==> trial 22 <==
==> flow/design.v (excerpt) <==
module hopselection(
clk_6M, rstz, p_033us,
regi_isMaster,
ps_pagerespTO,
fk_page,
scancase,
m_half_tslot_p,
connsnewslave, connsnewmaster,
txbit_period, rxbit_period,
fkset_p,   
psackfhs, pagetxfhs, pagetmp, pagerxackfhs ,
corre_threshold,
psrxfhs_succ_p,
psrxfhs,
pstxid,
m_tslot_p, ms_tslot_p,
ps_N_incr_p,
pageAB_2Npage_count, 
Atrain,
regi_interlace_offset, regi_page_k_nudge,
regi_AFH_mode,
regi_AFH_N, regi_AFH_channel_map,
ps, gips, is, giis, page, inquiry, mpr, spr, ir, conns,
prs_clock_frozen, prm_clock_frozen,
CLK, CLKE, CLKN, BD_ADDR,
counter_isFHS,
fk,
fk_chg_p, fk_chg_p_ff,
fk_pstxid
);
Settings: LEC_CHECK=0, ABC_AREA=1, CAP_MARGIN=20, CORE_MARGIN=2, CORE_UTILIZATION=71, CTS_CLUSTER_DIAMETER=50, CTS_CLUSTER_SIZE=40, HOLD_SLACK_MARGIN=0.28, SLEW_MARGIN=20; clock period 12.8 ns.
run.sh (not shown) runs the stock make flow with config.mk's settings and CLKGATE_MAP_FILE=.
==> build 27 (differences from trial 22) <==
CORE_UTILIZATION = 70   (was 71)
CTS_CLUSTER_DIAMETER = 234   (was 50)
CTS_CLUSTER_SIZE = 72   (was 40)
HOLD_SLACK_MARGIN = default   (was 0.28)
MAX_ROUTING_LAYER = met4   (was default)
PLACE_DENSITY = 0.65   (was default)
TNS_END_PERCENT = 5   (was default)
==> flow/constraint.sdc (replaced) <==
create_clock -name core_clock -period 15.4 [get_ports {clk_6M}]
set_input_delay 3.0800 -clock core_clock [delete_from_list [all_inputs] [get_ports {clk_6M}]]
set_output_delay 3.0800 -clock core_clock [all_outputs]
set_load 0.01 [all_outputs]
==> trial 41 (differences from trial 22) <==
ABC_AREA = default   (was 1)
CORE_UTILIZATION = 43   (was 71)
CTS_CLUSTER_DIAMETER = default   (was 50)
CTS_CLUSTER_SIZE = default   (was 40)
HOLD_SLACK_MARGIN = default   (was 0.28)
PLACE_DENSITY = 0.6   (was default)
==> flow/constraint.sdc (replaced) <==
create_clock -name core_clock -period 23.1 [get_ports {clk_6M}]
set_input_delay 4.6200 -clock core_clock [delete_from_list [all_inputs] [get_ports {clk_6M}]]
set_output_delay 4.6200 -clock core_clock [all_outputs]
set_load 0.01 [all_outputs]
==> comparison table <==
quantity	trial 22	trial 41	build 27
Run status	aborted with a tool error	timing/DRC/antenna clean	finished with violations
Last stage reached	global routing	-	-
Reasons for failing layout checks	-	-	negative setup slack
Yosys cell count	2534	1974	2534
Area growth from synthesis to layout	-	19.4%	28.0%
Max-slew violation total from the final report	-	0	0
Post-synthesis instance area	17300 sq um	17600 sq um	17300 sq um
Routability Congestion	1.04	0.911	1.02
Height of the die	160 microns	206 microns	161 microns
Non-Filler Instances	-	2708	3230
Total leakage power	-	8.71 nW	11.3 nW
DRC violation total after the first TritonRoute iteration	-	971	3473
Synth top cell by count	nand2_1	dfrtp_1	nand2_1
Hold Path Origin	-	hopctrlwd_u.k_offset_frozen[3]	hopctrlwd_u.mod79_Fprime.op_dividend[49]
Worst reg2reg path depth	-	14	19

---

==> run a <==
hopselection again, from the RTL that the note above started with.
make LEC_CHECK=0 ABC_AREA=1 CAP_MARGIN=15 CORE_MARGIN=2 CORE_UTILIZATION=72 CTS_CLUSTER_DIAMETER=142 CTS_CLUSTER_SIZE=99 HOLD_SLACK_MARGIN=-0.06 PLACE_DENSITY=0.6 SLEW_MARGIN=20 finish   # period 21.1 ns
==> run b (differences from run a) <==
CAP_MARGIN = 10   (was 15)
CTS_CLUSTER_DIAMETER = 288   (was 142)
CTS_CLUSTER_SIZE = 52   (was 99)
HOLD_SLACK_MARGIN = default   (was -0.06)
SETUP_SLACK_MARGIN = 3.84   (was default)
==> flow/constraint.sdc (replaced) <==
create_clock -name core_clock -period 13.2 [get_ports {clk_6M}]
set_input_delay 2.6400 -clock core_clock [delete_from_list [all_inputs] [get_ports {clk_6M}]]
set_output_delay 2.6400 -clock core_clock [all_outputs]
set_load 0.01 [all_outputs]
==> run c (differences from run a) <==
ABC_AREA = default   (was 1)
CAP_MARGIN = 20   (was 15)
CTS_CLUSTER_DIAMETER = 238   (was 142)
CTS_CLUSTER_SIZE = default   (was 99)
HOLD_SLACK_MARGIN = default   (was -0.06)
MAX_ROUTING_LAYER = met4   (was default)
PLACE_DENSITY = 0.66   (was 0.6)
TNS_END_PERCENT = 5   (was default)
==> flow/constraint.sdc (replaced) <==
create_clock -name core_clock -period 16.2 [get_ports {clk_6M}]
set_input_delay 3.2400 -clock core_clock [delete_from_list [all_inputs] [get_ports {clk_6M}]]
set_output_delay 3.2400 -clock core_clock [all_outputs]
set_load 0.01 [all_outputs]
==> notes <==
- Run c aborted during global routing. Run a ran to the end with no violations. Run b failed in clock tree synthesis, error DPL-0033.
- Of run b and run c, run b has the higher synthesized cell count (gap about 30%, measured against run c).
- In die size, run a and run b do not differ.
- Between run c and run a, the lower area after synthesis is in run a (gap 1.9%, measured against run a).
==> figures <==
	run a	run c	run b
Post-Syn Instances	2534	1974	2534
Die Outline Area	0.02526 sq mm	0.02572 sq mm	0.02526 sq mm
Die y size	158.9 um	160.4 um	158.9 um
Share of the synthesized area in the top cell type	24.18%	23.74%	24.18%
Post-Synth XOR/XNOR Area	7.464%	10.59%	7.464%
Standard-cell row count	56	57	56
Run status	complete, no violations	stopped before the end	stopped before the end
Last stage reached	-	global routing	clock tree synthesis
Placement Setup Slack	1419 ps	-1764 ps	-2167 ps
Total cells reported by yosys after synthesis	2534	1974	2534
Number of post-CTS setup repair buffers	0	45	-
CTS-repair resized insts	0	194	-
Placement-stage cell area	0.01980 sq mm	0.02138 sq mm	0.02190 sq mm
Chip area estimate from yosys synthesis	0.01728 sq mm	0.01761 sq mm	0.01728 sq mm

---

==> inputs of v28 <==
Starting RTL as in the previous note.
Design hopselection, start of the top module:
module hopselection(
clk_6M, rstz, p_033us,
regi_isMaster,
ps_pagerespTO,
fk_page,
scancase,
m_half_tslot_p,
connsnewslave, connsnewmaster,
txbit_period, rxbit_period,
fkset_p,   
psackfhs, pagetxfhs, pagetmp, pagerxackfhs ,
corre_threshold,
psrxfhs_succ_p,
psrxfhs,
pstxid,
m_tslot_p, ms_tslot_p,
ps_N_incr_p,
pageAB_2Npage_count, 
Atrain,
regi_interlace_offset, regi_page_k_nudge,
regi_AFH_mode,
regi_AFH_N, regi_AFH_channel_map,
ps, gips, is, giis, page, inquiry, mpr, spr, ir, conns,
prs_clock_frozen, prm_clock_frozen,
CLK, CLKE, CLKN, BD_ADDR,
counter_isFHS,
fk,
fk_chg_p, fk_chg_p_ff,
fk_pstxid
);
input clk_6M, rstz, p_033us;
input regi_isMaster;
input ps_pagerespTO;
input fk_page;
input scancase;
input m_half_tslot_p;
input connsnewslave, connsnewmaster;
input txbit_period, rxbit_period;
input fkset_p;   
input psackfhs, pagetxfhs, pagetmp, pagerxackfhs ;
input corre_threshold;
wire [5:0] counter_clkN1;
wire [5:0] counter_clkE1;
input psrxfhs_succ_p;
  ...
export LEC_CHECK = 0
export CAP_MARGIN = 0
export CORE_MARGIN = 3
export CORE_UTILIZATION = 61
export CTS_CLUSTER_DIAMETER = 42
export MAX_ROUTING_LAYER = met5
export PLACE_DENSITY = 0.57
export SETUP_SLACK_MARGIN = 2.53
export SLEW_MARGIN = 20
create_clock -name core_clock -period 14.2 [get_ports {clk_6M}]
==> inputs of v20, as changes to v28 <==
Settings changed: ABC_AREA from default to 1, CAP_MARGIN 0 to 20, CORE_MARGIN 3 to 2, CORE_UTILIZATION 61 to 57, CTS_CLUSTER_DIAMETER 42 to 260, CTS_CLUSTER_SIZE from default to 98, MAX_ROUTING_LAYER met5 to default, PLACE_DENSITY 0.57 to 0.6, SETUP_SLACK_MARGIN 2.53 to default.
==> flow/constraint.sdc (replaced) <==
create_clock -name core_clock -period 12.9 [get_ports {clk_6M}]
set_input_delay 2.5800 -clock core_clock [delete_from_list [all_inputs] [get_ports {clk_6M}]]
set_output_delay 2.5800 -clock core_clock [all_outputs]
set_load 0.01 [all_outputs]
==> results <==
v28 reached the layout checks and failed them: negative setup slack. v20 ran to the end with violations: negative setup slack. Between v28 and v20, the lower clock skew is in v20 (gap 0.0061 ns). First-iteration DRC count: v20 is larger than v28 (about 16%). Critical path depth is the same in v20 and v28. In v28 the utilization is higher than in v20, by 3.4 points.

---

==> inputs of run A <==
Starting RTL as in the previous note.
clock: 15.1 ns
lec_check: 0
abc_area: 1
cap_margin: 20
core_margin: 2
core_utilization: 68
cts_cluster_diameter: 232
cts_cluster_size: 37
hold_slack_margin: 0.3
max_routing_layer: met4
setup_slack_margin: 0.04
slew_margin: 20
==> inputs of run X, as changes to run A <==
Settings changed: CORE_UTILIZATION 68 to 70, SETUP_SLACK_MARGIN 0.04 to -1.01.
==> flow/constraint.sdc (replaced) <==
create_clock -name core_clock -period 13.3 [get_ports {clk_6M}]
set_input_delay 2.6600 -clock core_clock [delete_from_list [all_inputs] [get_ports {clk_6M}]]
set_output_delay 2.6600 -clock core_clock [all_outputs]
set_load 0.01 [all_outputs]
==> inputs of run K, as changes to run A <==
Settings changed: ABC_AREA 1 to unset, CORE_UTILIZATION 68 to 40, CTS_CLUSTER_DIAMETER 232 to unset, CTS_CLUSTER_SIZE 37 to 83, HOLD_SLACK_MARGIN 0.3 to unset, MAX_ROUTING_LAYER met4 to unset, PLACE_DENSITY set to 0.85, SETUP_SLACK_MARGIN 0.04 to unset.
==> flow/constraint.sdc (replaced) <==
create_clock -name core_clock -period 25.0 [get_ports {clk_6M}]
set_input_delay 5.0000 -clock core_clock [delete_from_list [all_inputs] [get_ports {clk_6M}]]
set_output_delay 5.0000 -clock core_clock [all_outputs]
set_load 0.01 [all_outputs]
==> comparison <==
Run A reached the layout checks and failed them: setup timing. Run X aborted during global routing (5_1_grt). Run K produced a clean layout. Hold slack: run A is better than run K (0.010 ns). In run A the sequential share of layout area is lower than in run K, by 1.5 points. Via count: run A is higher than run K (about 32%). In run A the count of clock-buffer cells in the layout is lower than in run K, by 2. Of run A and run K, run A has the higher first-iteration DRC count (gap 110%, measured against run K).

---

==> inputs of 06-09 <==
Starting RTL as in the previous note.
make LEC_CHECK=0 ABC_AREA=1 CAP_MARGIN=0 CELL_PAD_IN_SITES_GLOBAL_PLACEMENT=0 CORE_MARGIN=4 CORE_UTILIZATION=40 CTS_CLUSTER_DIAMETER=72 CTS_CLUSTER_SIZE=83 HOLD_SLACK_MARGIN=0.11 MAX_ROUTING_LAYER=met4 PLACE_DENSITY=0.91 SETUP_SLACK_MARGIN=3.08 SLEW_MARGIN=20 TNS_END_PERCENT=55 finish   # period 16.6 ns
==> 02-02: changes against 06-09 <==
- CAP_MARGIN: 0 -> 20
- CELL_PAD_IN_SITES_GLOBAL_PLACEMENT: 0 -> not set
- CORE_MARGIN: 4 -> 2
- CORE_UTILIZATION: 40 -> 66
- CTS_CLUSTER_DIAMETER: 72 -> 226
- CTS_CLUSTER_SIZE: 83 -> not set
- HOLD_SLACK_MARGIN: 0.11 -> 0.28
- MAX_ROUTING_LAYER: met4 -> not set
- PLACE_DENSITY: 0.91 -> not set
- SETUP_SLACK_MARGIN: 3.08 -> not set
- TNS_END_PERCENT: 55 -> not set
==> flow/constraint.sdc (replaced) <==
create_clock -name core_clock -period 12.8 [get_ports {clk_6M}]
set_input_delay 2.5600 -clock core_clock [delete_from_list [all_inputs] [get_ports {clk_6M}]]
set_output_delay 2.5600 -clock core_clock [all_outputs]
set_load 0.01 [all_outputs]
==> 04-12: changes against 06-09 <==
- ABC_AREA: 1 -> not set
- CAP_MARGIN: 0 -> 20
- CELL_PAD_IN_SITES_GLOBAL_PLACEMENT: 0 -> not set
- CORE_MARGIN: 4 -> 2
- CTS_CLUSTER_DIAMETER: 72 -> not set
- CTS_CLUSTER_SIZE: 83 -> not set
- HOLD_SLACK_MARGIN: 0.11 -> not set
- MAX_ROUTING_LAYER: met4 -> not set
- PLACE_DENSITY: 0.91 -> 0.6
- SETUP_SLACK_MARGIN: 3.08 -> not set
- TNS_END_PERCENT: 55 -> not set
==> flow/constraint.sdc (replaced) <==
create_clock -name core_clock -period 25.0 [get_ports {clk_6M}]
set_input_delay 5.0000 -clock core_clock [delete_from_list [all_inputs] [get_ports {clk_6M}]]
set_output_delay 5.0000 -clock core_clock [all_outputs]
set_load 0.01 [all_outputs]
==> comparison <==
- 04-12 finished clean. 06-09 completed without violations. 02-02 produced a layout that fails on negative setup slack.
- Sequential power, lowest first: 04-12, 06-09, 02-02.
- In 02-02 the cell count is higher than in 04-12, by 24%.
- Of 02-02 and 04-12, 02-02 has the higher clock power (gap 78%, measured against 04-12).
- Register-to-register slack: 02-02 < 06-09 < 04-12.
- Design area: 02-02 > 06-09 > 04-12.
- Routed wire length: 02-02 > 06-09 > 04-12.
- Die size, highest first: 06-09, 04-12, 02-02.
- Of 04-12 and 06-09, 06-09 has the higher synthesized cell count (gap about 22%, measured against 06-09).
- Flip-flop count is the same in 04-12 and 02-02.
- Combinational power: 02-02 > 06-09 > 04-12.
==> figures <==
quantity                                                                                          02-02                    04-12                    06-09
Worst slack, placed                                                                           -1.947 ns                 2.088 ns               -0.1293 ns
Yosys cell count                                                                                   2534                     1974                     2534
Share of cell area taken by multi-input logic gates                                              49.60%                   59.84%                   53.09%
# nets final                                                                                       3501                     2587                     3261
Resized cells post-CTS                                                                              182                        0                      194
Transition at the pin with the smallest max-transition slack                                   1.235 ns                 1.076 ns                0.9918 ns
Clock power share                                                                                 11.3%                    16.2%                    14.6%
Clock edge transition at the registers on the reported setup and hold paths                     0.07 ns                  0.06 ns                  0.07 ns
Setup repair after global routing missed its margin                                                 yes                       no                      yes
Mux share                                                                                            0%                   13.57%                       0%
Register area                                                                                4232 sq um               4234 sq um               4232 sq um
Filler-free cell count of the finished design                                                      3421                     2755                     3421
Xor/xnor cell area share of the yosys netlist                                                    7.464%                   10.59%                   7.464%
Multi-input combinational cell count                                                               1831                     1604                     1831
Placed wire-length estimate after detailed placement                                           44670 um                 38080 um                 37500 um
Critical path fanouts, max                                                                            7                       16                        6
Worst setup endpoint                                                                              fk[4]                    fk[4]                    fk[5]
Run status                                                                   complete, but fails checks  complete, no violations  complete, no violations
Violated checks                                                                    negative setup slack                        -                        -
Setup slack on the worst flop-to-flop path                                                      8.95 ns                 21.43 ns                 12.95 ns
DRT Wirelength                                                                                 73580 um                 48640 um                 55650 um
Synth Seq Share                                                                                  24.48%                   24.03%                   24.48%

---

==> inputs of job 4725 <==
Starting RTL as in the previous note.
Settings: LEC_CHECK=0, CAP_MARGIN=20, CORE_MARGIN=2, CORE_UTILIZATION=66, CTS_CLUSTER_DIAMETER=238, MAX_ROUTING_LAYER=met4, PLACE_DENSITY=0.6, SLEW_MARGIN=20, TNS_END_PERCENT=5; clock period 16.2 ns.
==> inputs of job 1556, as changes to job 4725 <==
CAP_MARGIN = 10   (was 20)
CORE_UTILIZATION = 72   (was 66)
CTS_CLUSTER_DIAMETER = default   (was 238)
CTS_CLUSTER_SIZE = 52   (was default)
MAX_ROUTING_LAYER = default   (was met4)
SETUP_SLACK_MARGIN = 3.84   (was default)
TNS_END_PERCENT = default   (was 5)
==> flow/constraint.sdc (replaced) <==
create_clock -name core_clock -period 13.6 [get_ports {clk_6M}]
set_input_delay 2.7200 -clock core_clock [delete_from_list [all_inputs] [get_ports {clk_6M}]]
set_output_delay 2.7200 -clock core_clock [all_outputs]
set_load 0.01 [all_outputs]
==> inputs of job 1280, as changes to job 4725 <==
CORE_UTILIZATION = 58   (was 66)
CTS_CLUSTER_DIAMETER = default   (was 238)
MAX_ROUTING_LAYER = default   (was met4)
PLACE_DENSITY = default   (was 0.6)
TNS_END_PERCENT = default   (was 5)
==> flow/constraint.sdc (replaced) <==
create_clock -name core_clock -period 12.8 [get_ports {clk_6M}]
set_input_delay 2.5600 -clock core_clock [delete_from_list [all_inputs] [get_ports {clk_6M}]]
set_output_delay 2.5600 -clock core_clock [all_outputs]
set_load 0.01 [all_outputs]
==> flow_summary.yaml <==
# generated from flow reports
placed_design:
  dp_hpwl_microns: 38800
  placed_cells: 2636
run_status:
  status: "complete, but fails checks"
  violations: "setup timing"
power:
  power_mw: 3.43
  peakVddDrop_v: 0.000195
sta:
  final_max_slew_viol_count: 0
  fin_hold_ws_ps: 471
  fin_ws_ps: -1290
  setup_viol: 7
clocking:
  cts_sinks: 169
worst_setup_path:
  cp.buffers_inverters: 14
  reg2reg_depth: 9
Source of the figures above: job 4725

==> flow_summary.yaml <==
# generated from flow reports
yosys:
  top_area_frac: 0.237
  avgSynthCellArea_sq_um: 8.92
  numSynthFlops: 169
  aoi_share: 0.171
  synth_area_sq_um: 17600
  yosysTopAreaCell: "dfrtp_1"
run_status:
  tool.error: "[ERROR DPL-0033] detailed placement checks failed during check placement."
  status: "aborted with a tool error"
  stop_stage: "clock tree synthesis (4_1_cts)"
placed_design:
  placed_cells: 2747
  dp_hpwl_microns: 48100
die:
  core_area_sq_um: 24200
Source of the figures above: job 1556

==> flow_summary.yaml <==
# generated from flow reports
run_status:
  status: "complete, but fails checks"
  violations: "setup timing"
grt:
  grt_pass1_wl_microns: 89500
sta:
  final_max_slew_viol_count: 0
  setup_viol: 7
  fin_ws_ps: -2750
layout:
  area_delta_synth_final_pct: 41.2
worst_setup_path:
  startpoint_type: "input pin"
  reg2reg_depth: 14
  cp.buffers_inverters: 20
  crit_family: "AND-OR/OR-AND gates"
placed_design:
  placed_cells: 2915
  dp_hpwl_microns: 42600
clocking:
  cts_sinks: 169
drt:
  wl_microns: 57400
  vias: 18120
power:
  power_mw: 4.65
Source of the figures above: job 1280

Power is estimated from default activity; no workload was simulated.
